==> flow/constraint.sdc <==
create_clock -name core_clock -period 17.9 [get_ports {clk}]
set_input_delay 3.5800 -clock core_clock [delete_from_list [all_inputs] [get_ports {clk}]]
set_output_delay 3.5800 -clock core_clock [all_outputs]
set_load 0.01 [all_outputs]
==> flow/config.mk <==
export PLATFORM = sky130hd
export DESIGN_NAME = interpolation
export DESIGN_NICKNAME = interpolation
export VERILOG_FILES = /design/flow/design.v
export SDC_FILE = /design/flow/constraint.sdc
export NUM_CORES = 4
export LEC_CHECK = 0
export ABC_AREA = 1
export CAP_MARGIN = 20
export CORE_MARGIN = 2
export CORE_UTILIZATION = 72
export CTS_CLUSTER_DIAMETER = 54
export CTS_CLUSTER_SIZE = 77
export GPL_ROUTABILITY_DRIVEN = 0
export PLACE_DENSITY_LB_ADDON = 0.02
export SETUP_SLACK_MARGIN = -1.75
export SLEW_MARGIN = 20
==> flow/design.v <==
module interpolation (
    input           clk,
    input           RST,
    input           START,
    input   [5:0]   H0,
    input   [5:0]   V0,
    input   [3:0]   SW,
    input   [3:0]   SH,
    output          REN,
    input   [7:0]   R_DATA,
    output  [11:0]  ADDR,
    output  [7:0]   O_DATA,
    output          O_VALID
);
reg [5:0] reg_H0, reg_H0_next;
reg [5:0] reg_V0, reg_V0_next;
reg [3:0] reg_SW, reg_SW_next;
reg [3:0] reg_SH, reg_SH_next;
reg [11:0] reg_ADDR, reg_ADDR_next;
reg        output_valid, output_valid_next;  
reg        done, done_next;  
assign ADDR = reg_ADDR;
assign REN = 1'b0;
assign O_VALID = output_valid;
reg [9:0] width_sum, width_sum_next;
reg [9:0] height_sum, height_sum_next;
wire [5:0] X_lower, X_upper, Y_lower, Y_upper;
reg [5:0] last_y_row, last_y_row_next;  
reg x_divide, y_divide, x_divide_next, y_divide_next;
assign X_lower = width_sum[9:4];
assign X_upper = x_divide_next ? width_sum[9:4] : width_sum[9:4] + 1;
assign Y_lower = height_sum[9:4];
assign Y_upper = y_divide_next ? height_sum[9:4] : height_sum[9:4] + 1;
wire [5:0] next_X_lower, next_X_upper, next_Y_lower, next_Y_upper;
assign next_X_lower = width_sum_next[9:4];
assign next_X_upper = (width_sum_next[3:0] == 0) ? width_sum_next[9:4] : width_sum_next[9:4] + 1;
assign next_Y_lower = height_sum_next[9:4];
assign next_Y_upper = (height_sum_next[3:0] == 0) ? height_sum_next[9:4] : height_sum_next[9:4] + 1;
reg [3:0] x_ratio, x_ratio_next;  
reg [3:0] y_ratio, y_ratio_next;  
wire [7:0] left_margin, right_margin;
reg [7:0] data_y_lower [0:1];
reg [7:0] data_y_lower_next [0:1];
reg [7:0] data_y_upper [0:1];
reg [7:0] data_y_upper_next [0:1];
reg [4:0] count_cycle, count_cycle_next;
reg [1:0] pre_pre_state, pre_state, state, state_next;
wire pre_pre_state_is_11, pre_pre_state_is_10, pre_pre_state_is_01, pre_pre_state_is_00;
assign pre_pre_state_is_11 = pre_pre_state[1] & pre_pre_state[1];
assign pre_pre_state_is_00 = ~pre_pre_state[1] & ~pre_pre_state[0];
wire [5:0] x_ADDR, y_ADDR;
assign x_ADDR = state[1] ? X_upper : X_lower;
assign y_ADDR = state[0] ? Y_upper : Y_lower;
    Cal_Interpolation cal_inter_left (
        .DATA_1(data_y_lower[0]),
        .DATA_2(data_y_upper[0]),
        .ratio(y_ratio),
        .Out_DATA(left_margin)
    );
    Cal_Interpolation cal_inter_right (
        .DATA_1(data_y_lower[1]),
        .DATA_2(data_y_upper[1]),
        .ratio(y_ratio),
        .Out_DATA(right_margin)
    );
    Cal_Interpolation cal_inter (
        .DATA_1(left_margin),
        .DATA_2(right_margin),
        .ratio(x_ratio),
        .Out_DATA(O_DATA)
    );
always @(*)begin
    count_cycle_next = count_cycle;
    case(state)
        2'b00: begin
            if(y_divide_next | x_divide_next) begin
                state_next = 2'b11;
            end
            else begin
                state_next = 2'b01;
            end
        end
        2'b01: begin
            state_next = 2'b10;
        end
        2'b10: begin
            state_next = 2'b11;
        end
        2'b11: begin
            count_cycle_next = (count_cycle == 5'd16) ? 0 : count_cycle + 1;
            if(X_lower == next_X_lower && Y_upper == next_Y_upper) begin
                state_next = (X_upper == next_X_upper) ? 2'b11 : 2'b01;
            end
            else if(X_upper == next_X_lower) begin
                state_next = 2'b10;
            end
            else begin
                state_next = 2'b00;
            end
        end
    endcase
end
always @(*)begin
    reg_ADDR_next[5:0] = x_ADDR + reg_H0;
    reg_ADDR_next[11:6] = y_ADDR + reg_V0;
    output_valid_next = pre_state[1] & pre_state[0];
end
always @(*)begin
    case(pre_state)
        2'b00: begin
            data_y_lower_next[0] = R_DATA;
            data_y_lower_next[1] = x_divide ? R_DATA : data_y_lower[1];
            data_y_upper_next[0] = y_divide ? R_DATA : data_y_upper[0];
            data_y_upper_next[1] = data_y_upper[1];
        end
        2'b01: begin
            data_y_upper_next[0] = R_DATA;
            data_y_lower_next[0] = data_y_lower[0];
            data_y_lower_next[1] = data_y_lower[1];
            data_y_upper_next[1] = data_y_upper[1];
        end
        2'b10: begin
            data_y_lower_next[1] = R_DATA;
            data_y_lower_next[0] = pre_pre_state_is_11 ? data_y_lower[1] : data_y_lower[0];  
            data_y_upper_next[0] = pre_pre_state_is_11 ? data_y_upper[1] : data_y_upper[0];
            data_y_upper_next[1] = data_y_upper[1];
        end
        2'b11: begin
            data_y_upper_next[1] = R_DATA;
            data_y_lower_next[1] = y_divide ? R_DATA : data_y_lower[1];
            data_y_upper_next[0] = x_divide ? R_DATA : data_y_upper[0];
            data_y_lower_next[0] = y_divide ? data_y_upper[0] :
                                    x_divide ? data_y_lower[1] : data_y_lower[0];
        end
    endcase
end
always @(*)begin
    if(START) begin
        reg_H0_next = H0;
        reg_V0_next = V0;
        reg_SW_next = SW - 1;
        reg_SH_next = SH - 1;
    end
    else begin
        reg_H0_next = reg_H0;
        reg_V0_next = reg_V0;
        reg_SW_next = reg_SW;
        reg_SH_next = reg_SH;
    end
end
always @(*)begin
    if(state == 2'b11) begin
        if(count_cycle == 5'd16) begin
            width_sum_next = 0;
            height_sum_next = height_sum + reg_SH;
        end
        else begin
            width_sum_next = width_sum + reg_SW;
            height_sum_next = height_sum;
        end
    end
    else begin
        width_sum_next = width_sum;
        height_sum_next = height_sum;
    end
    x_divide_next = (width_sum[3:0] == 0);
    y_divide_next = (height_sum[3:0] == 0);
    x_ratio_next = width_sum[3:0];
    y_ratio_next = height_sum[3:0];
    if(height_sum[9:4] == reg_V0_next) begin
        done_next = 0;
    end
    else begin
        done_next = 1;
    end
end
always @(negedge clk) begin
    reg_ADDR <= reg_ADDR_next;
    data_y_lower[0] <= data_y_lower_next[0];
    data_y_lower[1] <= data_y_lower_next[1];
    data_y_upper[0] <= data_y_upper_next[0];
    data_y_upper[1] <= data_y_upper_next[1];
    output_valid <= output_valid_next;
end
always @(posedge clk) begin
    if(RST | START) begin
        width_sum <= 0;
        height_sum <= 0;
        state <= 2'b00;
        pre_state <= 2'b00;
        pre_pre_state <= 2'b00;
        x_divide <= 0;
        y_divide <= 0;
        x_ratio <= 0;
        y_ratio <= 0;
        done <= 1;
        count_cycle <= 0;
    end
    else begin
        width_sum <= width_sum_next;
        height_sum <= height_sum_next;
        state <= state_next;
        pre_state <= state;
        pre_pre_state <= pre_state;
        x_divide <= x_divide_next;
        y_divide <= y_divide_next;
        x_ratio <= x_ratio_next;
        y_ratio <= y_ratio_next;
        done <= done_next;
        count_cycle <= count_cycle_next;
    end
    reg_H0 <= reg_H0_next;
    reg_V0 <= reg_V0_next;
    reg_SW <= reg_SW_next;
    reg_SH <= reg_SH_next;
end
endmodule
module Cal_Interpolation (
    input   [7:0]   DATA_1,
    input   [7:0]   DATA_2,
    input   [3:0]   ratio,
    output  [7:0]   Out_DATA
);
    reg [3:0] flip_ratio;
    wire [7:0] d1_3, d1_2, d1_1, d1_0, d2_3, d2_2, d2_1, d2_0;
    wire [11:0] output_inter;
    assign d1_3 = {8{flip_ratio[3]}} & DATA_1;
    assign d1_2 = {8{flip_ratio[2]}} & DATA_1;
    assign d1_1 = {8{flip_ratio[1]}} & DATA_1;
    assign d1_0 = {8{flip_ratio[0]}} & DATA_1;
    assign d2_3 = {8{ratio[3]}} & DATA_2;
    assign d2_2 = {8{ratio[2]}} & DATA_2;
    assign d2_1 = {8{ratio[1]}} & DATA_2;
    assign d2_0 = {8{ratio[0]}} & DATA_2;
    assign output_inter = {d1_3, 3'b000} + {d1_2, 2'b00} + {d1_1, 1'b0} + d1_0 
                        + {d2_3, 3'b000} + {d2_2, 2'b00} + {d2_1, 1'b0} + d2_0 ;
    assign Out_DATA = (ratio == 4'b0000) ? DATA_1 : output_inter[11:4];
    always @(*)begin
        flip_ratio = ~ratio[3:0] + 1;
    end
endmodule
==> flow/run.sh <==
#!/bin/bash
# the make line also repeats each setting of config.mk as NAME=value (left out here)
make -C /OpenROAD-flow-scripts/flow DESIGN_CONFIG=/design/flow/config.mk WORK_HOME=/design/flow/orfs CLKGATE_MAP_FILE= finish
==> impl_metrics.prom, run 1 <==
# HELP chip_impl_metric Physical implementation figures
# TYPE chip_impl_metric gauge
chip_impl_info{name="run_status",value="failed layout checks"} 1
chip_impl_info{name="so_faults",value="setup timing"} 1
chip_impl_metric{name="die_area",unit="um^2"} 16070
chip_impl_metric{name="drt_iter0_drc",unit=""} 888
chip_impl_metric{name="power.combinational.total",unit="uW"} 93.3
chip_impl_metric{name="simple_gate_share",unit=""} 0.2151
chip_impl_metric{name="power_switching_share",unit=""} 0.3037
chip_impl_metric{name="timing.final.setup_violations",unit=""} 8
chip_impl_metric{name="final_core_util",unit=""} 0.8853
chip_impl_info{name="timing.setup.critical_path_class",value="reg2out"} 1
chip_impl_metric{name="number_of_cells_in_yosys_stat",unit=""} 1367
chip_impl_metric{name="layout.cell_area.non_filler",unit="um^2"} 12960
chip_impl_metric{name="io-pin-count",unit=""} 53
chip_impl_metric{name="first_global_vias",unit=""} 9969
chip_impl_info{name="clock_tree_from_tritoncts",value="built"} 1
chip_impl_metric{name="h_tree_levels",unit=""} 3
chip_impl_metric{name="worstSkewPairLatency",unit="ns"} 0.44
chip_impl_metric{name="power.combinational.fraction",unit=""} 0.149
chip_impl_info{name="topCellsByArea",value="fa_1 (25%), edfxtp_1 (14%), inv_1 (11%)"} 1
chip_impl_metric{name="critPathMaxFanout",unit=""} 4
chip_impl_metric{name="grt_pass1_wl",unit="um"} 44600
chip_impl_info{name="worst_setup_path_end_kind",value="output pin"} 1
chip_impl_metric{name="finalMaxSlewViolations",unit=""} 0
chip_impl_metric{name="standard_cell_rows",unit=""} 44
chip_impl_metric{name="clock_sinks",unit=""} 105
chip_impl_info{name="holdCritStartpoint",value="count_cycle[1]"} 1
chip_impl_metric{name="clk-power",unit="uW"} 254
chip_impl_info{name="start_kind",value="register"} 1
chip_impl_metric{name="synthCells",unit=""} 1367
chip_impl_info{name="most_numerous_cell_in_the_yosys_netlist",value="inv_1"} 1
chip_impl_metric{name="antenna_diode_count",unit=""} 0
chip_impl_info{name="yosysTopAreaCell",value="fa_1"} 1
chip_impl_metric{name="hold_path_depth",unit=""} 2
chip_impl_metric{name="ys_area",unit="um^2"} 10850
chip_impl_metric{name="port_buffers",unit=""} 51
chip_impl_metric{name="ys_ff",unit=""} 105
chip_impl_info{name="min_path_type",value="reg2reg"} 1
chip_impl_metric{name="timing.slew.headroom",unit=""} 0.2159
chip_impl_info{name="destination_of_the_worst_hold_path",value="count_cycle[1]"} 1
chip_impl_info{name="grt_setup_unrepaired",value="yes"} 1
chip_impl_metric{name="rr_worst_depth",unit=""} 13
chip_impl_metric{name="power_density",unit="nW/um^2"} 48.23
chip_impl_metric{name="syn_avg_cell_area",unit="um^2"} 7.936
chip_impl_info{name="r2r_start",value="height_sum[1]"} 1
chip_impl_metric{name="fin_nets",unit=""} 1770
chip_impl_metric{name="cp_arrival",unit="ns"} 17.55
chip_impl_metric{name="worstPathRequired",unit="ns"} 14.32
chip_impl_metric{name="seq_power",unit="uW"} 278
chip_impl_metric{name="ys_sh_mux",unit=""} 0.008188
chip_impl_metric{name="fin_cells",unit=""} 1734
chip_impl_metric{name="postSynth.asyncResetShare",unit=""} 0
chip_impl_metric{name="detailedPlacementHpwl",unit="um"} 19000
chip_impl_info{name="root_buffer",value="clkbuf_16"} 1
chip_impl_metric{name="power_report.internal_total",unit="uW"} 435.4
chip_impl_info{name="leading_register_cell_type_out_of_synthesis",value="dfxtp_1"} 1
chip_impl_metric{name="yosysTopAreaCellShare",unit=""} 0.2454
chip_impl_info{name="critPathSlowestCell",value="fa_1"} 1
chip_impl_metric{name="max_capacitance_violation_count",unit=""} 0
chip_impl_metric{name="fin_hold_ws",unit="ns"} 0.4973
chip_impl_metric{name="total_core_area",unit="um^2"} 14640
chip_impl_info{name="logic_family",value="adder cells"} 1
chip_impl_metric{name="initial_utilization",unit=""} 0.7409
chip_impl_metric{name="antenna_found_initial",unit=""} 0
chip_impl_metric{name="synthAoiAreaFrac",unit=""} 0.05443
chip_impl_metric{name="antenna_left",unit=""} 0
chip_impl_metric{name="r2r_setup_slack",unit="ns"} 6.03
chip_impl_metric{name="timing.final.ws_setup",unit="ns"} -3.227
chip_impl_metric{name="cts-hold-fix-buffers",unit=""} 0
chip_impl_metric{name="post_synth_num_cell_types",unit=""} 46
chip_impl_metric{name="critical_path.max_stage_delay",unit="ns"} 0.57
chip_impl_metric{name="detail_route.first_pass.iterations",unit=""} 8
chip_impl_metric{name="globalRouteTotalUtil",unit=""} 0.3491
chip_impl_metric{name="critical_path_buf_inv_count",unit=""} 10
chip_impl_metric{name="placed_cells_incl_taps",unit=""} 1648
chip_impl_metric{name="worst-path-stages",unit=""} 38
chip_impl_metric{name="p_clk_frac",unit=""} 0.406
chip_impl_metric{name="yosysWarnings",unit=""} 10
chip_impl_metric{name="die_width",unit="um"} 126.8
chip_impl_metric{name="wirelength",unit="um"} 28160
chip_impl_metric{name="mappedNetlistNets",unit=""} 1592
chip_impl_metric{name="vias",unit=""} 9854
chip_impl_info{name="top_power_group",value="registers"} 1
chip_impl_metric{name="cts.path.max_buffers",unit=""} 2
chip_impl_metric{name="vias_per_cell",unit=""} 5.683
chip_impl_metric{name="final.setup_skew",unit="ns"} 0.08743
chip_impl_info{name="critPathTopFamily",value="adder cells"} 1
chip_impl_metric{name="openroad.warnings",unit=""} 75
chip_impl_metric{name="place_area",unit="um^2"} 12130
chip_impl_metric{name="grt_remaining_overflow",unit=""} 0
chip_impl_metric{name="final_hold_viol_count",unit=""} 0
chip_impl_metric{name="route.detailed.wl_per_inst",unit="um"} 16.24
chip_impl_metric{name="proportion_of_power_drawn_by_flip_flops_and_latches",unit=""} 0.444
chip_impl_metric{name="power_leakage",unit="uW"} 0.006700
chip_impl_metric{name="cts-buffers-inserted",unit=""} 9
chip_impl_metric{name="number_of_enable_flip_flop_cells",unit=""} 52
chip_impl_metric{name="post_synth_fa_ha_maj_area_fraction",unit=""} 0.3158
chip_impl_info{name="worst_setup_path_startpoint",value="data_y_upper[1][1]"} 1
chip_impl_info{name="synth.top_cells.by_count",value="inv_1 (306), nand2_1 (286), nor2_1 (143)"} 1
chip_impl_metric{name="remaining_drc_errors",unit=""} 0
chip_impl_metric{name="grt_max_degree",unit=""} 34
chip_impl_info{name="worst_setup_path_endpoint",value="O_DATA[7]"} 1
chip_impl_metric{name="total_neg_setup_slack",unit="ns"} -21.37
chip_impl_metric{name="tightest_slew",unit="ns"} 1.176
chip_impl_metric{name="power_switching",unit="uW"} 189.9
chip_impl_metric{name="synth.cellmix.xorXnorShare",unit=""} 0.04279
chip_impl_info{name="critical_path.reg2reg.endpoint",value="reg_ADDR[11]"} 1
chip_impl_info{name="cpMostUsedCell",value="fa_1"} 1
chip_impl_metric{name="syn_area",unit="um^2"} 10850
chip_impl_metric{name="die_height",unit="um"} 126.8
chip_impl_metric{name="worst_vdd_rail_ir_drop",unit="mV"} 0.07499
chip_impl_metric{name="area_delta_synth_final",unit="%"} 19.49
chip_impl_metric{name="worst_setup_hold_path_clk_slew",unit="ns"} 0.08
chip_impl_metric{name="synth-seq-area-share",unit=""} 0.2417
-- final cells by class --
class / instances / area [um^2]
well taps: 184 / 230.2
fillers: 757 / 1680
clock buffers: 9 / 225.2
inverters: 315 / 1192
repair buffers: 153 / 1246
multi-input cells: 916 / 7197
flip-flops and latches: 105 / 2623
clock inverters: 52 / 250.2
-- layer usage --
| metal | vias up | track usage | part of all wire |
|---|---|---|---|
| li1 | 4500 | - | - |
| met1 | 4678 | 0.3953 | 0.36 |
| met2 | 526 | 0.6302 | 0.52 |
| met3 | 150 | 0.06875 | 0.075 |
| met4 | 0 | 0.1752 | 0.049 |
| met5 | - | 0 | 0 |
-- what timing repair did --
item / in CTS / in global routing
setup endpoints to repair: 8 / 8
buffers inserted: 20 / 15
resized: 67 / 37
pin swaps: 55 / 72
-- stage by stage --
stage / total power, uW / setup WS, ns
after detailed placement: 384.1 / -3.030
final: 625.3 / -3.227
after CTS: 618.8 / -2.969
after global placement: 381.5 / -2.813
after floorplan: 337.0 / -1.972
after global routing: 651.8 / -3.539
==> run 2, diff against run 1 <==
CTS_CLUSTER_DIAMETER = default   (was 54)
CTS_CLUSTER_SIZE = default   (was 77)
GPL_ROUTABILITY_DRIVEN = default   (was 0)
PLACE_DENSITY_LB_ADDON = 0.24   (was 0.02)
SETUP_SLACK_MARGIN = 0.87   (was -1.75)
TNS_END_PERCENT = 35   (was default)
clock period = 15.0 ns   (was 17.9 ns; I/O delays follow)
==> impl_metrics.prom, run 2 <==
# HELP chip_impl_metric Physical implementation figures
# TYPE chip_impl_metric gauge
chip_impl_info{name="run_status",value="failed layout checks"} 1
chip_impl_info{name="so_faults",value="setup timing"} 1
chip_impl_metric{name="post_synth_fa_ha_maj_area_fraction",unit=""} 0.3158
chip_impl_info{name="start_kind",value="register"} 1
chip_impl_metric{name="synthCells",unit=""} 1367
chip_impl_info{name="worst_setup_path_end_kind",value="output pin"} 1
chip_impl_info{name="clock_tree_from_tritoncts",value="built"} 1
chip_impl_metric{name="critical_path_buf_inv_count",unit=""} 8
chip_impl_metric{name="dp_worst_setup_slack",unit="ns"} -4.003
chip_impl_metric{name="drt_iter0_drc",unit=""} 788
chip_impl_metric{name="rr_worst_depth",unit=""} 13
chip_impl_metric{name="postSynth.asyncResetShare",unit=""} 0
chip_impl_metric{name="worst-path-stages",unit=""} 41
chip_impl_metric{name="wirelength",unit="um"} 29000
chip_impl_info{name="worst_setup_path_endpoint",value="O_DATA[7]"} 1
chip_impl_info{name="yosysTopAreaCell",value="fa_1"} 1
chip_impl_metric{name="timing.slew.headroom",unit=""} 0.2992
chip_impl_info{name="synth.top_cells.by_count",value="inv_1 (306), nand2_1 (286), nor2_1 (143)"} 1
chip_impl_info{name="highest-signal-layer",value="met4"} 1
chip_impl_info{name="min_path_type",value="reg2reg"} 1
chip_impl_metric{name="port_buffers",unit=""} 51
chip_impl_metric{name="route.detailed.wl_per_inst",unit="um"} 16.82
chip_impl_metric{name="number_of_enable_flip_flop_cells",unit=""} 52
chip_impl_metric{name="critical_path.max_stage_delay",unit="ns"} 0.55
chip_impl_metric{name="critPathMaxFanout",unit=""} 4
chip_impl_metric{name="routed_met3_length",unit="um"} 2400
chip_impl_metric{name="remaining_drc_errors",unit=""} 0
chip_impl_info{name="grt_setup_unrepaired",value="yes"} 1
chip_impl_metric{name="die_area",unit="um^2"} 16070
chip_impl_info{name="top_power_group",value="registers"} 1
chip_impl_metric{name="power_leakage",unit="uW"} 0.006673
chip_impl_metric{name="worst_setup_hold_path_clk_slew",unit="ns"} 0.07
chip_impl_metric{name="power.combinational.fraction",unit=""} 0.150
chip_impl_metric{name="grt_remaining_overflow",unit=""} 0
chip_impl_metric{name="clk-power",unit="uW"} 297
chip_impl_metric{name="h_tree_levels",unit=""} 3
chip_impl_metric{name="synth-seq-area-share",unit=""} 0.2417
chip_impl_metric{name="detail_route.first_pass.iterations",unit=""} 6
chip_impl_metric{name="initial_utilization",unit=""} 0.7409
chip_impl_metric{name="io-pin-count",unit=""} 53
chip_impl_metric{name="worstPathRequired",unit="ns"} 12.00
chip_impl_info{name="worst_setup_path_startpoint",value="data_y_upper[1][4]"} 1
chip_impl_metric{name="max_capacitance_violation_count",unit=""} 0
chip_impl_info{name="leading_register_cell_type_out_of_synthesis",value="dfxtp_1"} 1
chip_impl_info{name="root_buffer",value="clkbuf_16"} 1
chip_impl_metric{name="cts-buffers-inserted",unit=""} 9
chip_impl_metric{name="yosysTopAreaCellShare",unit=""} 0.2454
chip_impl_metric{name="post_synth_num_cell_types",unit=""} 46
chip_impl_metric{name="finalMaxSlewViolations",unit=""} 0
chip_impl_metric{name="simple_gate_share",unit=""} 0.2151
chip_impl_metric{name="synthAoiAreaFrac",unit=""} 0.05443
chip_impl_metric{name="final.setup_skew",unit="ns"} 0.08834
chip_impl_metric{name="finalWeightedCongestion",unit=""} 0.8998
chip_impl_metric{name="globalRouteTotalUtil",unit=""} 0.3720
chip_impl_metric{name="die_width",unit="um"} 126.8
chip_impl_metric{name="mappedNetlistNets",unit=""} 1592
chip_impl_metric{name="worstSkewPairLatency",unit="ns"} 0.45
chip_impl_metric{name="synth.cellmix.xorXnorShare",unit=""} 0.04279
chip_impl_metric{name="antenna_found_initial",unit=""} 1
chip_impl_info{name="cpMostUsedCell",value="fa_1"} 1
chip_impl_metric{name="area_delta_synth_final",unit="%"} 17.90
chip_impl_metric{name="openroad.warnings",unit=""} 76
chip_impl_metric{name="syn_avg_cell_area",unit="um^2"} 7.936
chip_impl_metric{name="final_hold_viol_count",unit=""} 0
chip_impl_metric{name="ys_area",unit="um^2"} 10850
chip_impl_info{name="most_numerous_cell_in_the_yosys_netlist",value="inv_1"} 1
chip_impl_metric{name="timing.final.setup_violations",unit=""} 8
chip_impl_metric{name="design_power_total",unit="uW"} 739.3
chip_impl_metric{name="power_density",unit="nW/um^2"} 57.79
chip_impl_metric{name="first_global_vias",unit=""} 10400
chip_impl_metric{name="vias",unit=""} 9848
chip_impl_metric{name="hold_path_depth",unit=""} 2
chip_impl_info{name="timing.setup.critical_path_class",value="reg2out"} 1
chip_impl_metric{name="fin_nets",unit=""} 1759
chip_impl_metric{name="cp_arrival",unit="ns"} 16.08
chip_impl_metric{name="standard_cell_rows",unit=""} 44
chip_impl_metric{name="p_clk_frac",unit=""} 0.401
chip_impl_metric{name="placed_cells_incl_taps",unit=""} 1644
chip_impl_metric{name="ys_sh_mux",unit=""} 0.008188
chip_impl_metric{name="clock_sinks",unit=""} 105
chip_impl_metric{name="ys_ff",unit=""} 105
chip_impl_metric{name="cts.path.max_buffers",unit=""} 2
chip_impl_metric{name="seq_power",unit="uW"} 332
chip_impl_metric{name="total_core_area",unit="um^2"} 14640
chip_impl_metric{name="power.combinational.total",unit="uW"} 111
chip_impl_metric{name="r2r_setup_slack",unit="ns"} 4.55
chip_impl_metric{name="proportion_of_power_drawn_by_flip_flops_and_latches",unit=""} 0.449
chip_impl_info{name="critPathTopFamily",value="adder cells"} 1
chip_impl_metric{name="detailedPlacementHpwl",unit="um"} 19780
chip_impl_metric{name="power_switching",unit="uW"} 236.6
chip_impl_info{name="critical_path.reg2reg.endpoint",value="reg_ADDR[11]"} 1
chip_impl_info{name="holdCritStartpoint",value="count_cycle[1]"} 1
chip_impl_info{name="destination_of_the_worst_hold_path",value="count_cycle[1]"} 1
chip_impl_metric{name="worst_vdd_rail_ir_drop",unit="mV"} 0.06683
chip_impl_metric{name="antenna_left",unit=""} 0
chip_impl_metric{name="area.combinational",unit="um^2"} 7136
chip_impl_metric{name="routed-wl-met2",unit="um"} 14610
chip_impl_info{name="logic_family",value="adder cells"} 1
chip_impl_metric{name="layout.cell_area.non_filler",unit="um^2"} 12790
chip_impl_info{name="topCellsByArea",value="fa_1 (25%), edfxtp_1 (14%), inv_1 (11%)"} 1
chip_impl_metric{name="fin_cells",unit=""} 1724
chip_impl_metric{name="place_area",unit="um^2"} 12100
chip_impl_info{name="critPathSlowestCell",value="fa_1"} 1
chip_impl_metric{name="power_switching_share",unit=""} 0.3201
chip_impl_metric{name="syn_area",unit="um^2"} 10850
chip_impl_metric{name="timing.final.ws_setup",unit="ns"} -4.083
chip_impl_metric{name="yosysWarnings",unit=""} 10
chip_impl_metric{name="grt_max_degree",unit=""} 34
chip_impl_metric{name="die_height",unit="um"} 126.8
chip_impl_metric{name="ff_latch_area",unit="um^2"} 2623
chip_impl_metric{name="fillCellCount",unit=""} 753
chip_impl_metric{name="tightest_slew",unit="ns"} 1.048
chip_impl_metric{name="m1WireLength",unit="um"} 10320
chip_impl_metric{name="vias_per_cell",unit=""} 5.712
chip_impl_metric{name="grt_pass1_wl",unit="um"} 47290
chip_impl_metric{name="power_report.internal_total",unit="uW"} 502.6
chip_impl_info{name="r2r_start",value="height_sum[1]"} 1
chip_impl_metric{name="number_of_cells_in_yosys_stat",unit=""} 1367
## run 2: per-layer routing
metal / up-vias / GRT usage
li1: 4488 / -
met1: 4610 / 0.4172
met2: 579 / 0.6696
met3: 171 / 0.07550
met4: 0 / 0.1965
met5: - / 0
## run 2: layout make-up
cell class              instances  area share
clock buffers                   9     0.01761
flip-flops and latches        105      0.2050
multi-input cells             916      0.5579
clock inverters                52     0.01800
well taps                     184     0.01800
repair buffers                142     0.09048
inverters                     315     0.09283
diodes                          1   0.0001956
## run 2: metrics by stage
step                      hold slack, ns  setup TNS [ns]    util
after floorplan                   0.4475          -19.56       -
after global placement            0.4769          -25.40  0.8260
after detailed placement          0.4989          -27.09  0.8260
after CTS                         0.5194          -26.61  0.8700
after global routing              0.5358          -30.74  0.8735
final                             0.5142          -28.12  0.8735
## run 2: repair_timing
| action | CTS | global route |
|---|---|---|
| setup buffers | 15 | 4 |
| pin swaps | 66 | 6 |
| endpoints found under the setup margin | 8 | 8 |
| resized | 70 | 8 |
| hold endpoints to repair | 0 | 0 |
| hold buffers | 0 | 0 |
==> run 3, diff against run 2 <==
CAP_MARGIN = 5   (was 20)
CTS_CLUSTER_DIAMETER = 95   (was default)
CTS_CLUSTER_SIZE = 80   (was default)
GPL_ROUTABILITY_DRIVEN = 0   (was default)
PLACE_DENSITY_LB_ADDON = 0.11   (was 0.24)
SETUP_SLACK_MARGIN = 5.0   (was 0.87)
TNS_END_PERCENT = default   (was 35)
clock period = 20.0 ns   (was 15.0 ns; I/O delays follow)
==> impl_metrics.prom, run 3 <==
# HELP chip_impl_metric Physical implementation figures
# TYPE chip_impl_metric gauge
chip_impl_metric{name="h_tree_levels",unit=""} 3
chip_impl_info{name="top_power_group",value="registers"} 1
chip_impl_metric{name="globalRouteTotalUtil",unit=""} 0.3672
chip_impl_metric{name="grt_pass1_wl",unit="um"} 46610
chip_impl_info{name="critical_path.reg2reg.endpoint",value="reg_ADDR[11]"} 1
chip_impl_metric{name="power.combinational.fraction",unit=""} 0.145
chip_impl_info{name="r2r_start",value="height_sum[1]"} 1
chip_impl_metric{name="p_clk_frac",unit=""} 0.411
chip_impl_metric{name="place_area",unit="um^2"} 12090
chip_impl_metric{name="timing.final.setup_violations",unit=""} 8
chip_impl_info{name="worst_setup_path_endpoint",value="O_DATA[7]"} 1
chip_impl_metric{name="ys_sh_mux",unit=""} 0.008188
chip_impl_metric{name="grt_remaining_overflow",unit=""} 0
chip_impl_metric{name="ys_area",unit="um^2"} 10850
chip_impl_metric{name="worst_setup_hold_path_clk_slew",unit="ns"} 0.08
chip_impl_info{name="critPathTopFamily",value="adder cells"} 1
chip_impl_metric{name="finalMaxSlewViolations",unit=""} 0
chip_impl_metric{name="timing.final.ws_setup",unit="ns"} -2.898
chip_impl_metric{name="vias_per_cell",unit=""} 5.782
chip_impl_info{name="clock_tree_from_tritoncts",value="built"} 1
chip_impl_metric{name="rr_worst_depth",unit=""} 13
chip_impl_metric{name="yosysTopAreaCellShare",unit=""} 0.2454
chip_impl_metric{name="worstSkewPairLatency",unit="ns"} 0.46
chip_impl_metric{name="clock_sinks",unit=""} 105
chip_impl_metric{name="number_of_cells_in_yosys_stat",unit=""} 1367
chip_impl_metric{name="area.combinational",unit="um^2"} 7161
chip_impl_metric{name="number_of_enable_flip_flop_cells",unit=""} 52
chip_impl_metric{name="power_leakage",unit="uW"} 0.006733
chip_impl_metric{name="cp_arrival",unit="ns"} 18.90
chip_impl_metric{name="final.setup_skew",unit="ns"} 0.09837
chip_impl_metric{name="cts-buffers-inserted",unit=""} 9
chip_impl_metric{name="power.combinational.total",unit="uW"} 81.2
chip_impl_info{name="synth.top_cells.by_count",value="inv_1 (306), nand2_1 (286), nor2_1 (143)"} 1
chip_impl_metric{name="design_power_total",unit="uW"} 560.2
chip_impl_metric{name="critPathMaxFanout",unit=""} 4
chip_impl_metric{name="r2r_setup_slack",unit="ns"} 7.12
chip_impl_metric{name="openroad.warnings",unit=""} 75
chip_impl_metric{name="synthAoiAreaFrac",unit=""} 0.05443
chip_impl_metric{name="synth-seq-area-share",unit=""} 0.2417
chip_impl_metric{name="io-pin-count",unit=""} 53
chip_impl_metric{name="die_height",unit="um"} 126.8
chip_impl_metric{name="simple_gate_share",unit=""} 0.2151
chip_impl_metric{name="area_delta_synth_final",unit="%"} 18.90
chip_impl_info{name="destination_of_the_worst_hold_path",value="x_ratio[3]"} 1
chip_impl_info{name="min_path_type",value="reg2reg"} 1
chip_impl_metric{name="yosysWarnings",unit=""} 10
chip_impl_metric{name="remaining_drc_errors",unit=""} 0
chip_impl_info{name="root_buffer",value="clkbuf_16"} 1
chip_impl_metric{name="wirelength",unit="um"} 30100
chip_impl_info{name="grt_setup_unrepaired",value="yes"} 1
chip_impl_metric{name="clk-power",unit="uW"} 230
chip_impl_metric{name="fillCellCount",unit=""} 732
chip_impl_metric{name="post_synth_num_cell_types",unit=""} 46
chip_impl_metric{name="worstPathRequired",unit="ns"} 16.00
chip_impl_metric{name="power_density",unit="nW/um^2"} 43.43
chip_impl_info{name="topCellsByArea",value="fa_1 (25%), edfxtp_1 (14%), inv_1 (11%)"} 1
chip_impl_metric{name="synth.cellmix.xorXnorShare",unit=""} 0.04279
chip_impl_metric{name="grt_max_degree",unit=""} 34
chip_impl_metric{name="antenna_left",unit=""} 0
chip_impl_info{name="so_faults",value="setup timing"} 1
chip_impl_info{name="run_status",value="failed layout checks"} 1
chip_impl_metric{name="dp_worst_setup_slack",unit="ns"} -2.460
chip_impl_metric{name="synthCells",unit=""} 1367
chip_impl_metric{name="post_synth_fa_ha_maj_area_fraction",unit=""} 0.3158
chip_impl_metric{name="syn_avg_cell_area",unit="um^2"} 7.936
chip_impl_metric{name="critical_path.max_stage_delay",unit="ns"} 0.58
chip_impl_metric{name="timing.slew.headroom",unit=""} 0.3131
chip_impl_metric{name="syn_area",unit="um^2"} 10850
chip_impl_metric{name="ff_latch_area",unit="um^2"} 2624
chip_impl_metric{name="fin_nets",unit=""} 1767
chip_impl_metric{name="antenna_found_initial",unit=""} 0
chip_impl_metric{name="power_switching_share",unit=""} 0.3229
chip_impl_metric{name="total_core_area",unit="um^2"} 14640
chip_impl_metric{name="worst-path-stages",unit=""} 39
chip_impl_info{name="cpMostUsedCell",value="fa_1"} 1
chip_impl_metric{name="detail_route.first_pass.iterations",unit=""} 6
chip_impl_metric{name="standard_cell_rows",unit=""} 44
chip_impl_info{name="start_kind",value="register"} 1
chip_impl_metric{name="postSynth.asyncResetShare",unit=""} 0
chip_impl_metric{name="mappedNetlistNets",unit=""} 1592
chip_impl_metric{name="die_area",unit="um^2"} 16070
chip_impl_info{name="worst_setup_path_startpoint",value="data_y_upper[1][4]"} 1
chip_impl_info{name="critPathSlowestCell",value="fa_1"} 1
chip_impl_metric{name="power_switching",unit="uW"} 180.9
chip_impl_metric{name="detailedPlacementHpwl",unit="um"} 19260
chip_impl_metric{name="critical_path_buf_inv_count",unit=""} 8
chip_impl_metric{name="die_width",unit="um"} 126.8
chip_impl_metric{name="max_capacitance_violation_count",unit=""} 0
chip_impl_metric{name="antenna_diode_count",unit=""} 0
chip_impl_info{name="most_numerous_cell_in_the_yosys_netlist",value="inv_1"} 1
chip_impl_metric{name="ys_ff",unit=""} 105
chip_impl_metric{name="final_hold_viol_count",unit=""} 0
chip_impl_metric{name="layout.cell_area.non_filler",unit="um^2"} 12900
chip_impl_metric{name="worst_vdd_rail_ir_drop",unit="mV"} 0.04604
chip_impl_metric{name="drt_iter0_drc",unit=""} 1028
chip_impl_metric{name="vias",unit=""} 10010
chip_impl_metric{name="route.detailed.wl_per_inst",unit="um"} 17.39
chip_impl_info{name="worst_setup_path_end_kind",value="output pin"} 1
chip_impl_metric{name="seq_power",unit="uW"} 249
chip_impl_metric{name="cts.path.max_buffers",unit=""} 2
chip_impl_info{name="yosysTopAreaCell",value="fa_1"} 1
chip_impl_metric{name="placed_cells_incl_taps",unit=""} 1643
chip_impl_metric{name="power_report.internal_total",unit="uW"} 379.3
chip_impl_info{name="timing.setup.critical_path_class",value="reg2out"} 1
chip_impl_metric{name="total_neg_setup_slack",unit="ns"} -18.68
chip_impl_info{name="leading_register_cell_type_out_of_synthesis",value="dfxtp_1"} 1
chip_impl_info{name="logic_family",value="adder cells"} 1
chip_impl_metric{name="hold_path_depth",unit=""} 2
chip_impl_metric{name="port_buffers",unit=""} 51
chip_impl_metric{name="cts-hold-fix-buffers",unit=""} 0
chip_impl_metric{name="initial_utilization",unit=""} 0.7409
chip_impl_metric{name="first_global_vias",unit=""} 10350
chip_impl_info{name="holdCritStartpoint",value="width_sum[3]"} 1
chip_impl_metric{name="tightest_slew",unit="ns"} 1.029
chip_impl_metric{name="fin_cells",unit=""} 1731
chip_impl_metric{name="proportion_of_power_drawn_by_flip_flops_and_latches",unit=""} 0.444
-- run 3: metal layers --
layer	track usage	share of wire
met1	0.4075	0.34
met5	0	0
met2	0.6518	0.50
met3	0.07971	0.093
met4	0.2146	0.069
-- run 3: timing repair --
| action | 4_1_cts | 5_1_grt |
|---|---|---|
| pin swaps | 46 | 44 |
| gates resized | 67 | 49 |
| setup endpoints to repair | 21 | 17 |
| setup buffers | 16 | 12 |
-- run 3: cell type report --
type                    instances  share of cell area
multi-input cells             916              0.5551
flip-flops and latches        105              0.2034
repair buffers                150             0.09437
inverters                     315             0.09224
clock inverters                52             0.01959
well taps                     184             0.01785
clock buffers                   9             0.01746
-- run 3: through the flow --
step / hold WS [ns] / utilization
final: 0.5173 / 0.8809
after global routing: 0.5251 / 0.8809
after CTS: 0.5026 / 0.8695
after detailed placement: 0.4858 / 0.8255
after global placement: 0.4777 / 0.8255
after floorplan: 0.4475 / -
==> run 4, diff against run 3 <==
ABC_AREA = default   (was 1)
CAP_MARGIN = 20   (was 5)
CTS_CLUSTER_DIAMETER = 306   (was 95)
CTS_CLUSTER_SIZE = 97   (was 80)
GPL_ROUTABILITY_DRIVEN = default   (was 0)
PLACE_DENSITY = 0.43   (was default)
PLACE_DENSITY_LB_ADDON = default   (was 0.11)
SETUP_SLACK_MARGIN = -0.49   (was 5.0)
TNS_END_PERCENT = 5   (was default)
clock period = 19.4 ns   (was 20.0 ns; I/O delays follow)
==> impl_metrics.prom, run 4 <==
# HELP chip_impl_metric Physical implementation figures
# TYPE chip_impl_metric gauge
chip_impl_metric{name="postSynth.asyncResetShare",unit=""} 0
chip_impl_info{name="so_faults",value="setup timing"} 1
chip_impl_info{name="r2r_start",value="width_sum[1]"} 1
chip_impl_info{name="topCellsByArea",value="fa_1 (25%), edfxtp_1 (15%), dfxtp_1 (10%)"} 1
chip_impl_metric{name="antenna_found_initial",unit=""} 0
chip_impl_metric{name="post_synth_num_cell_types",unit=""} 62
chip_impl_metric{name="standard_cell_rows",unit=""} 44
chip_impl_metric{name="power.combinational.fraction",unit=""} 0.123
chip_impl_metric{name="total_neg_setup_slack",unit="ns"} -16.75
chip_impl_info{name="worst_setup_path_end_kind",value="output pin"} 1
chip_impl_info{name="critPathSlowestCell",value="fa_1"} 1
chip_impl_info{name="top_power_group",value="registers"} 1
chip_impl_metric{name="total_core_area",unit="um^2"} 14480
chip_impl_metric{name="finalWeightedCongestion",unit=""} 0.9230
chip_impl_info{name="timing.setup.critical_path_class",value="reg2out"} 1
chip_impl_metric{name="cts-buffers-inserted",unit=""} 9
chip_impl_metric{name="final_hold_viol_count",unit=""} 0
chip_impl_metric{name="critical_path.max_stage_delay",unit="ns"} 0.57
chip_impl_metric{name="power_switching_share",unit=""} 0.3054
chip_impl_metric{name="finalMaxSlewViolations",unit=""} 0
chip_impl_metric{name="number_of_enable_flip_flop_cells",unit=""} 52
chip_impl_metric{name="place_area",unit="um^2"} 11860
chip_impl_metric{name="yosysTopAreaCellShare",unit=""} 0.2514
chip_impl_metric{name="cp_arrival",unit="ns"} 17.99
chip_impl_metric{name="antenna_left",unit=""} 0
chip_impl_info{name="most_numerous_cell_in_the_yosys_netlist",value="inv_1"} 1
chip_impl_metric{name="synth-seq-area-share",unit=""} 0.2476
chip_impl_metric{name="detailedPlacementHpwl",unit="um"} 17930
chip_impl_metric{name="placed_cells_incl_taps",unit=""} 1399
chip_impl_metric{name="ys_sh_mux",unit=""} 0.02776
chip_impl_metric{name="initial_utilization",unit=""} 0.7315
chip_impl_metric{name="grt_max_degree",unit=""} 33
chip_impl_metric{name="die_height",unit="um"} 125.3
chip_impl_metric{name="cts.path.max_buffers",unit=""} 2
chip_impl_metric{name="worst_setup_hold_path_clk_slew",unit="ns"} 0.08
chip_impl_metric{name="antenna_diode_count",unit=""} 0
chip_impl_metric{name="detail_route.first_pass.iterations",unit=""} 5
chip_impl_metric{name="final_core_util",unit=""} 0.8612
chip_impl_metric{name="ys_ff",unit=""} 105
chip_impl_metric{name="power_report.internal_total",unit="uW"} 388.1
chip_impl_metric{name="proportion_of_power_drawn_by_flip_flops_and_latches",unit=""} 0.455
chip_impl_metric{name="worstPathRequired",unit="ns"} 15.52
chip_impl_metric{name="fillCellCount",unit=""} 810
chip_impl_metric{name="final.setup_skew",unit="ns"} 0.09498
chip_impl_metric{name="ys_area",unit="um^2"} 10590
chip_impl_metric{name="critPathMaxFanout",unit=""} 4
chip_impl_metric{name="synthCells",unit=""} 1133
chip_impl_metric{name="fin_nets",unit=""} 1502
chip_impl_metric{name="max_capacitance_violation_count",unit=""} 0
chip_impl_metric{name="syn_avg_cell_area",unit="um^2"} 9.348
chip_impl_metric{name="r2r_setup_slack",unit="ns"} 6.71
chip_impl_metric{name="vias",unit=""} 8340
chip_impl_metric{name="die_width",unit="um"} 125.3
chip_impl_metric{name="route.detailed.wl_per_inst",unit="um"} 16.29
chip_impl_metric{name="grt_pass1_wl",unit="um"} 41160
chip_impl_metric{name="timing.final.setup_violations",unit=""} 8
chip_impl_metric{name="drt_iter0_drc",unit=""} 499
chip_impl_info{name="worst_setup_path_startpoint",value="data_y_upper[1][4]"} 1
chip_impl_metric{name="rr_worst_depth",unit=""} 9
chip_impl_metric{name="seq_power",unit="uW"} 254
chip_impl_metric{name="worst_vdd_rail_ir_drop",unit="mV"} 0.07603
chip_impl_metric{name="openroad.warnings",unit=""} 77
chip_impl_info{name="min_path_type",value="reg2reg"} 1
chip_impl_info{name="start_kind",value="register"} 1
chip_impl_info{name="synth.top_cells.by_count",value="inv_1 (162), fa_1 (133), nor2_1 (108)"} 1
chip_impl_info{name="grt_setup_unrepaired",value="yes"} 1
chip_impl_metric{name="area_delta_synth_final",unit="%"} 17.73
chip_impl_info{name="destination_of_the_worst_hold_path",value="count_cycle[1]"} 1
chip_impl_metric{name="port_buffers",unit=""} 51
chip_impl_metric{name="synth.cellmix.xorXnorShare",unit=""} 0.06450
chip_impl_metric{name="timing.final.ws_setup",unit="ns"} -2.469
chip_impl_metric{name="clock_sinks",unit=""} 105
chip_impl_info{name="critical_path.reg2reg.endpoint",value="reg_ADDR[5]"} 1
chip_impl_metric{name="power_switching",unit="uW"} 170.6
chip_impl_metric{name="post_synth_fa_ha_maj_area_fraction",unit=""} 0.3234
chip_impl_metric{name="hold_path_depth",unit=""} 2
chip_impl_metric{name="synthAoiAreaFrac",unit=""} 0.08447
chip_impl_info{name="clock_tree_from_tritoncts",value="built"} 1
chip_impl_metric{name="fin_cells",unit=""} 1466
chip_impl_metric{name="tightest_slew",unit="ns"} 1.005
chip_impl_info{name="leading_register_cell_type_out_of_synthesis",value="dfxtp_1"} 1
chip_impl_metric{name="number_of_cells_in_yosys_stat",unit=""} 1133
chip_impl_metric{name="critical_path_buf_inv_count",unit=""} 6
chip_impl_metric{name="syn_area",unit="um^2"} 10590
chip_impl_metric{name="clk-power",unit="uW"} 235
chip_impl_info{name="holdCritStartpoint",value="count_cycle[1]"} 1
chip_impl_metric{name="io-pin-count",unit=""} 53
chip_impl_info{name="root_buffer",value="clkbuf_16"} 1
chip_impl_metric{name="power.combinational.total",unit="uW"} 68.8
chip_impl_info{name="worst_setup_path_endpoint",value="O_DATA[7]"} 1
chip_impl_metric{name="vias_per_cell",unit=""} 5.689
chip_impl_metric{name="power_leakage",unit="uW"} 0.005824
chip_impl_metric{name="mappedNetlistNets",unit=""} 1358
chip_impl_metric{name="yosysWarnings",unit=""} 10
chip_impl_metric{name="design_power_total",unit="uW"} 558.7
chip_impl_metric{name="die_area",unit="um^2"} 15700
chip_impl_metric{name="worstSkewPairLatency",unit="ns"} 0.46
chip_impl_metric{name="wirelength",unit="um"} 23880
chip_impl_metric{name="first_global_vias",unit=""} 8903
chip_impl_info{name="critPathTopFamily",value="adder cells"} 1
chip_impl_metric{name="simple_gate_share",unit=""} 0.1770
chip_impl_metric{name="grt_remaining_overflow",unit=""} 0
chip_impl_metric{name="cts-hold-fix-buffers",unit=""} 0
chip_impl_metric{name="timing.slew.headroom",unit=""} 0.3236
chip_impl_metric{name="p_clk_frac",unit=""} 0.421
chip_impl_info{name="run_status",value="failed layout checks"} 1
chip_impl_metric{name="power_density",unit="nW/um^2"} 44.80
chip_impl_metric{name="globalRouteTotalUtil",unit=""} 0.3221
chip_impl_info{name="yosysTopAreaCell",value="fa_1"} 1
chip_impl_metric{name="worst-path-stages",unit=""} 34
chip_impl_metric{name="h_tree_levels",unit=""} 3
chip_impl_metric{name="layout.cell_area.non_filler",unit="um^2"} 12470
chip_impl_metric{name="remaining_drc_errors",unit=""} 0
chip_impl_info{name="cpMostUsedCell",value="fa_1"} 1
chip_impl_info{name="logic_family",value="adder cells"} 1
run 4: final cells by class:
cell class                      count  area, um^2  area share
Multi-Input combinational cell    822        7431      0.5959
Clock inverter                     52       266.5     0.02137
Inverter                          162       608.1     0.04877
Tap cell                          184       230.2     0.01846
Sequential cell                   105        2624      0.2104
Clock buffer                        9       225.2     0.01806
Timing Repair Buffer              132        1085     0.08700
run 4: metal layers:
layer	global-route usage	part of all wire
met1	0.3850	0.39
met5	0	0
met4	0.1261	0.032
met3	0.04707	0.054
met2	0.5873	0.53
run 4: stage by stage:
stage | worst slack (ns) | hold WS, ns
3_3_place_gp | -2.256 | 0.4801
6_report | -2.469 | 0.5073
2_1_floorplan | -1.610 | 0.4559
5_1_grt | -2.798 | 0.5251
4_1_cts | -2.442 | 0.5089
3_5_place_dp | -2.458 | 0.4955
run 4: what timing repair did:
| item | in CTS | in global routing |
|---|---|---|
| setup endpoints to repair | 8 | 8 |
| resized | 48 | 13 |
| setup buffers | 5 | 2 |
| pin swaps | 31 | 29 |
==> run 5, diff against run 4 <==
CORE_UTILIZATION = 65   (was 72)
CTS_CLUSTER_DIAMETER = default   (was 306)
CTS_CLUSTER_SIZE = default   (was 97)
PLACE_DENSITY = default   (was 0.43)
SETUP_SLACK_MARGIN = default   (was -0.49)
TNS_END_PERCENT = default   (was 5)
clock period = 25.6 ns   (was 19.4 ns; I/O delays follow)
==> impl_metrics.prom, run 5 <==
# HELP chip_impl_metric Physical implementation figures
# TYPE chip_impl_metric gauge
chip_impl_info{name="run_status",value="failed layout checks"} 1
chip_impl_info{name="so_faults",value="setup timing"} 1
chip_impl_info{name="start_kind",value="register"} 1
chip_impl_metric{name="power.combinational.total",unit="uW"} 54.6
chip_impl_metric{name="grt_remaining_overflow",unit=""} 0
chip_impl_metric{name="synth.cellmix.xorXnorShare",unit=""} 0.06450
chip_impl_info{name="clock_tree_from_tritoncts",value="built"} 1
chip_impl_metric{name="r2r_setup_slack",unit="ns"} 9.79
chip_impl_metric{name="worstSkewPairLatency",unit="ns"} 0.43
chip_impl_metric{name="critPathMaxFanout",unit=""} 3
chip_impl_metric{name="first_global_vias",unit=""} 8701
chip_impl_metric{name="antenna_left",unit=""} 0
chip_impl_info{name="critical_path.reg2reg.endpoint",value="reg_ADDR[5]"} 1
chip_impl_metric{name="finalMaxSlewViolations",unit=""} 0
chip_impl_metric{name="simple_gate_share",unit=""} 0.1770
chip_impl_metric{name="vias",unit=""} 8179
chip_impl_metric{name="die_width",unit="um"} 131.7
chip_impl_info{name="synth.top_cells.by_count",value="inv_1 (162), fa_1 (133), nor2_1 (108)"} 1
chip_impl_metric{name="post_synth_num_cell_types",unit=""} 62
chip_impl_metric{name="die_height",unit="um"} 131.7
chip_impl_metric{name="synthAoiAreaFrac",unit=""} 0.08447
chip_impl_metric{name="timing.final.ws_setup",unit="ns"} -0.5331
chip_impl_metric{name="synth-seq-area-share",unit=""} 0.2476
chip_impl_metric{name="clk-power",unit="uW"} 174
chip_impl_metric{name="detail_route.first_pass.iterations",unit=""} 5
chip_impl_metric{name="power_switching_share",unit=""} 0.2994
chip_impl_metric{name="number_of_enable_flip_flop_cells",unit=""} 52
chip_impl_metric{name="die_area",unit="um^2"} 17330
chip_impl_metric{name="timing.slew.headroom",unit=""} 0.2449
chip_impl_info{name="critPathSlowestCell",value="fa_1"} 1
chip_impl_metric{name="h_tree_levels",unit=""} 3
chip_impl_metric{name="cp_arrival",unit="ns"} 21.01
chip_impl_metric{name="syn_area",unit="um^2"} 10590
chip_impl_info{name="critPathTopFamily",value="adder cells"} 1
chip_impl_metric{name="postSynth.asyncResetShare",unit=""} 0
chip_impl_info{name="min_path_type",value="reg2reg"} 1
chip_impl_metric{name="critical_path_buf_inv_count",unit=""} 10
chip_impl_metric{name="clock_sinks",unit=""} 105
chip_impl_info{name="r2r_start",value="width_sum[1]"} 1
chip_impl_metric{name="vias_per_cell",unit=""} 5.399
chip_impl_metric{name="ys_area",unit="um^2"} 10590
chip_impl_info{name="yosysTopAreaCell",value="fa_1"} 1
chip_impl_info{name="worst_setup_path_startpoint",value="data_y_upper[1][5]"} 1
chip_impl_metric{name="total_core_area",unit="um^2"} 15890
chip_impl_metric{name="syn_avg_cell_area",unit="um^2"} 9.348
chip_impl_metric{name="remaining_drc_errors",unit=""} 0
chip_impl_metric{name="max_capacitance_violation_count",unit=""} 0
chip_impl_metric{name="timing.final.setup_violations",unit=""} 6
chip_impl_metric{name="standard_cell_rows",unit=""} 46
chip_impl_metric{name="mappedNetlistNets",unit=""} 1358
chip_impl_metric{name="dp_worst_setup_slack",unit="ns"} -0.7809
chip_impl_metric{name="finalWeightedCongestion",unit=""} 0.9241
chip_impl_metric{name="openroad.warnings",unit=""} 76
chip_impl_metric{name="number_of_cells_in_yosys_stat",unit=""} 1133
chip_impl_info{name="most_numerous_cell_in_the_yosys_netlist",value="inv_1"} 1
chip_impl_metric{name="grt_pass1_wl",unit="um"} 39830
chip_impl_metric{name="power_leakage",unit="uW"} 0.005872
chip_impl_info{name="cpMostUsedCell",value="fa_1"} 1
chip_impl_metric{name="globalRouteTotalUtil",unit=""} 0.2808
chip_impl_info{name="worst_setup_path_end_kind",value="output pin"} 1
chip_impl_metric{name="ys_sh_mux",unit=""} 0.02776
chip_impl_metric{name="antenna_found_initial",unit=""} 0
chip_impl_metric{name="p_clk_frac",unit=""} 0.414
chip_impl_metric{name="yosysWarnings",unit=""} 10
chip_impl_metric{name="io-pin-count",unit=""} 53
chip_impl_metric{name="fin_nets",unit=""} 1519
chip_impl_metric{name="drt_iter0_drc",unit=""} 441
chip_impl_metric{name="power_report.internal_total",unit="uW"} 294.8
chip_impl_metric{name="critical_path.max_stage_delay",unit="ns"} 0.54
chip_impl_metric{name="power_switching",unit="uW"} 126.0
chip_impl_metric{name="final.setup_skew",unit="ns"} 0.07786
chip_impl_metric{name="antenna_diode_count",unit=""} 0
chip_impl_metric{name="fin_cells",unit=""} 1515
chip_impl_metric{name="worst-path-stages",unit=""} 36
chip_impl_metric{name="power_density",unit="nW/um^2"} 33.07
chip_impl_metric{name="hold_path_depth",unit=""} 2
chip_impl_metric{name="cts.path.max_buffers",unit=""} 2
chip_impl_metric{name="port_buffers",unit=""} 51
chip_impl_metric{name="initial_utilization",unit=""} 0.6667
chip_impl_metric{name="yosysTopAreaCellShare",unit=""} 0.2514
chip_impl_metric{name="grt_max_degree",unit=""} 33
chip_impl_info{name="root_buffer",value="clkbuf_16"} 1
chip_impl_metric{name="seq_power",unit="uW"} 192
chip_impl_metric{name="worstPathRequired",unit="ns"} 20.48
chip_impl_info{name="worst_setup_path_endpoint",value="O_DATA[7]"} 1
chip_impl_metric{name="design_power_total",unit="uW"} 420.9
chip_impl_metric{name="ys_ff",unit=""} 105
chip_impl_info{name="timing.setup.critical_path_class",value="reg2out"} 1
chip_impl_metric{name="detailedPlacementHpwl",unit="um"} 17110
chip_impl_info{name="topCellsByArea",value="fa_1 (25%), edfxtp_1 (15%), dfxtp_1 (10%)"} 1
chip_impl_metric{name="area_delta_synth_final",unit="%"} 20.15
chip_impl_metric{name="worst_vdd_rail_ir_drop",unit="mV"} 0.05121
chip_impl_metric{name="power.combinational.fraction",unit=""} 0.130
chip_impl_metric{name="cts-hold-fix-buffers",unit=""} 0
chip_impl_info{name="grt_setup_unrepaired",value="yes"} 1
chip_impl_metric{name="placed_cells_incl_taps",unit=""} 1435
chip_impl_metric{name="tightest_slew",unit="ns"} 1.131
chip_impl_info{name="top_power_group",value="registers"} 1
chip_impl_metric{name="post_synth_fa_ha_maj_area_fraction",unit=""} 0.3234
chip_impl_metric{name="rr_worst_depth",unit=""} 9
chip_impl_metric{name="synthCells",unit=""} 1133
chip_impl_metric{name="proportion_of_power_drawn_by_flip_flops_and_latches",unit=""} 0.456
chip_impl_metric{name="wirelength",unit="um"} 22820
chip_impl_info{name="destination_of_the_worst_hold_path",value="height_sum[0]"} 1
chip_impl_metric{name="final_core_util",unit=""} 0.8011
chip_impl_info{name="logic_family",value="adder cells"} 1
chip_impl_metric{name="final_hold_viol_count",unit=""} 0
chip_impl_metric{name="cts-buffers-inserted",unit=""} 9
chip_impl_info{name="leading_register_cell_type_out_of_synthesis",value="dfxtp_1"} 1
chip_impl_info{name="holdCritStartpoint",value="height_sum[0]"} 1
chip_impl_metric{name="route.detailed.wl_per_inst",unit="um"} 15.06
chip_impl_metric{name="worst_setup_hold_path_clk_slew",unit="ns"} 0.08
run 5: stage by stage:
| stage | cell area, um^2 | hold slack [ns] | setup TNS, ns |
|---|---|---|---|
| 4_1_cts | 12550 | 0.5002 | -2.089 |
| 3_5_place_dp | 11830 | 0.4889 | -3.798 |
| 3_3_place_gp | 11830 | 0.4818 | -3.005 |
| 2_1_floorplan | 10640 | 0.4559 | 0 |
| 5_1_grt | 12730 | 0.5324 | -4.534 |
| 6_report | 12730 | 0.4994 | -2.166 |
run 5: area by class of cell:
cell class                 count  area (um^2)
inverter                     162        608.1
fill                        1095         3159
clock inverter                52        262.8
timing repair buffer         149         1229
tap                          216        270.3
clock buffer                   9        225.2
sequential                   105         2623
multi-input combinational    822         7508
run 5: layer usage:
layer  vias up  GRT usage  share of wire
met5         -          0              0
met4         0     0.1008          0.023
met3        44    0.03974          0.032
met2       160     0.4983           0.52
met1      4024     0.3504           0.43
li1       3951          -              -
run 5: what timing repair did:
item,in CTS,in global routing
endpoints found under the setup margin,8,8
resized,78,40
pin swaps,90,49
buffers inserted,13,9
endpoints found under the hold margin,0,0
==> run 6, diff against run 5 <==
ABC_AREA = 1   (was default)
CORE_UTILIZATION = 72   (was 65)
CTS_CLUSTER_DIAMETER = 385   (was default)
CTS_CLUSTER_SIZE = 46   (was default)
HOLD_SLACK_MARGIN = 0.3   (was default)
MAX_ROUTING_LAYER = met4   (was default)
PLACE_DENSITY = 0.63   (was default)
SETUP_SLACK_MARGIN = 0.93   (was default)
SLEW_MARGIN = 15   (was 20)
clock period = 6.0 ns   (was 25.6 ns; I/O delays follow)
==> impl_metrics.prom, run 6 <==
# HELP chip_impl_metric Physical implementation figures
# TYPE chip_impl_metric gauge
chip_impl_info{name="worst_setup_path_endpoint",value="O_DATA[7]"} 1
chip_impl_metric{name="first_global_vias",unit=""} 10960
chip_impl_info{name="destination_of_the_worst_hold_path",value="x_ratio[2]"} 1
chip_impl_metric{name="vias",unit=""} 12190
chip_impl_metric{name="route.detailed.wl_per_inst",unit="um"} 23.93
chip_impl_info{name="clock_tree_from_tritoncts",value="built"} 1
chip_impl_metric{name="final_hold_viol_count",unit=""} 0
chip_impl_metric{name="die_width",unit="um"} 126.8
chip_impl_metric{name="yosysWarnings",unit=""} 10
chip_impl_metric{name="standard_cell_rows",unit=""} 44
chip_impl_metric{name="detailedPlacementHpwl",unit="um"} 19990
chip_impl_info{name="run_status",value="failed layout checks"} 1
chip_impl_info{name="cpMostUsedCell",value="fa_1"} 1
chip_impl_metric{name="total_core_area",unit="um^2"} 14640
chip_impl_metric{name="proportion_of_power_drawn_by_flip_flops_and_latches",unit=""} 0.422
chip_impl_metric{name="seq_power",unit="uW"} 832
chip_impl_metric{name="wirelength",unit="um"} 43450
chip_impl_metric{name="place_area",unit="um^2"} 12430
chip_impl_info{name="timing.setup.critical_path_class",value="reg2out"} 1
chip_impl_metric{name="power_report.internal_total",unit="uW"} 1273
chip_impl_metric{name="hold_path_depth",unit=""} 2
chip_impl_metric{name="number_of_enable_flip_flop_cells",unit=""} 52
chip_impl_metric{name="worst_setup_hold_path_clk_slew",unit="ns"} 0.09
chip_impl_metric{name="antenna_left",unit=""} 0
chip_impl_metric{name="die_height",unit="um"} 126.8
chip_impl_metric{name="timing.final.ws_setup",unit="ns"} -7.332
chip_impl_info{name="so_faults",value="setup timing"} 1
chip_impl_metric{name="die_area",unit="um^2"} 16070
chip_impl_metric{name="max_capacitance_violation_count",unit=""} 0
chip_impl_metric{name="cts-buffers-inserted",unit=""} 9
chip_impl_metric{name="worst-path-stages",unit=""} 41
chip_impl_metric{name="timing.slew.headroom",unit=""} 0.3140
chip_impl_metric{name="detail_route.first_pass.iterations",unit=""} 12
chip_impl_info{name="worst_setup_path_startpoint",value="data_y_upper[1][3]"} 1
chip_impl_metric{name="grt_pass1_wl",unit="um"} 49910
chip_impl_metric{name="grt_remaining_overflow",unit=""} 0
chip_impl_metric{name="critPathMaxFanout",unit=""} 3
chip_impl_metric{name="timing.final.setup_violations",unit=""} 8
chip_impl_metric{name="r2r_setup_slack",unit="ns"} 0.31
chip_impl_metric{name="power_switching_share",unit=""} 0.3549
chip_impl_info{name="worst_setup_path_end_kind",value="output pin"} 1
chip_impl_info{name="synth.top_cells.by_count",value="inv_1 (306), nand2_1 (286), nor2_1 (143)"} 1
chip_impl_metric{name="synth.cellmix.xorXnorShare",unit=""} 0.04279
chip_impl_metric{name="power_switching",unit="uW"} 700.5
chip_impl_metric{name="synth-seq-area-share",unit=""} 0.2417
chip_impl_metric{name="dp_worst_setup_slack",unit="ns"} -6.632
chip_impl_metric{name="critical_path.max_stage_delay",unit="ns"} 0.59
chip_impl_metric{name="initial_utilization",unit=""} 0.7409
chip_impl_metric{name="number_of_cells_in_yosys_stat",unit=""} 1367
## run 6: per-stage QoR
step	total power (uW)	util
floorplan	1006	-
global placement	1141	0.8489
detailed placement	1149	0.8489
CTS	1840	0.9094
global route	1997	0.9457
finish	1974	0.9457
## run 6: metal layers
metal	GRT usage	vias to the layer above	share of wire	wire (um)
met5	-	-	0	0
met4	0.2321	0	0.13	5579
met3	0.08267	668	0.14	6003
met2	0.6948	1445	0.44	19340
met1	0.4332	5421	0.29	12530
li1	-	4659	-	-
## run 6: layout make-up
class	count	area, um^2	area share
clock inverter	52	252.7	0.01825
clock buffer	9	225.2	0.01626
timing repair buffer	232	1857	0.1341
sequential	105	2650	0.1913
tap	184	230.2	0.01662
antenna	3	7.507	0.0005421
multi-input combinational	916	7433	0.5367
inverter	315	1194	0.08619
## run 6: what timing repair did
item	4_1_cts	5_1_grt
hold buffers	0	0
pin swaps	77	88
setup buffers	40	28
endpoints found under the setup margin	30	22
resized	152	93
Power and IR drop assume default switching activity.
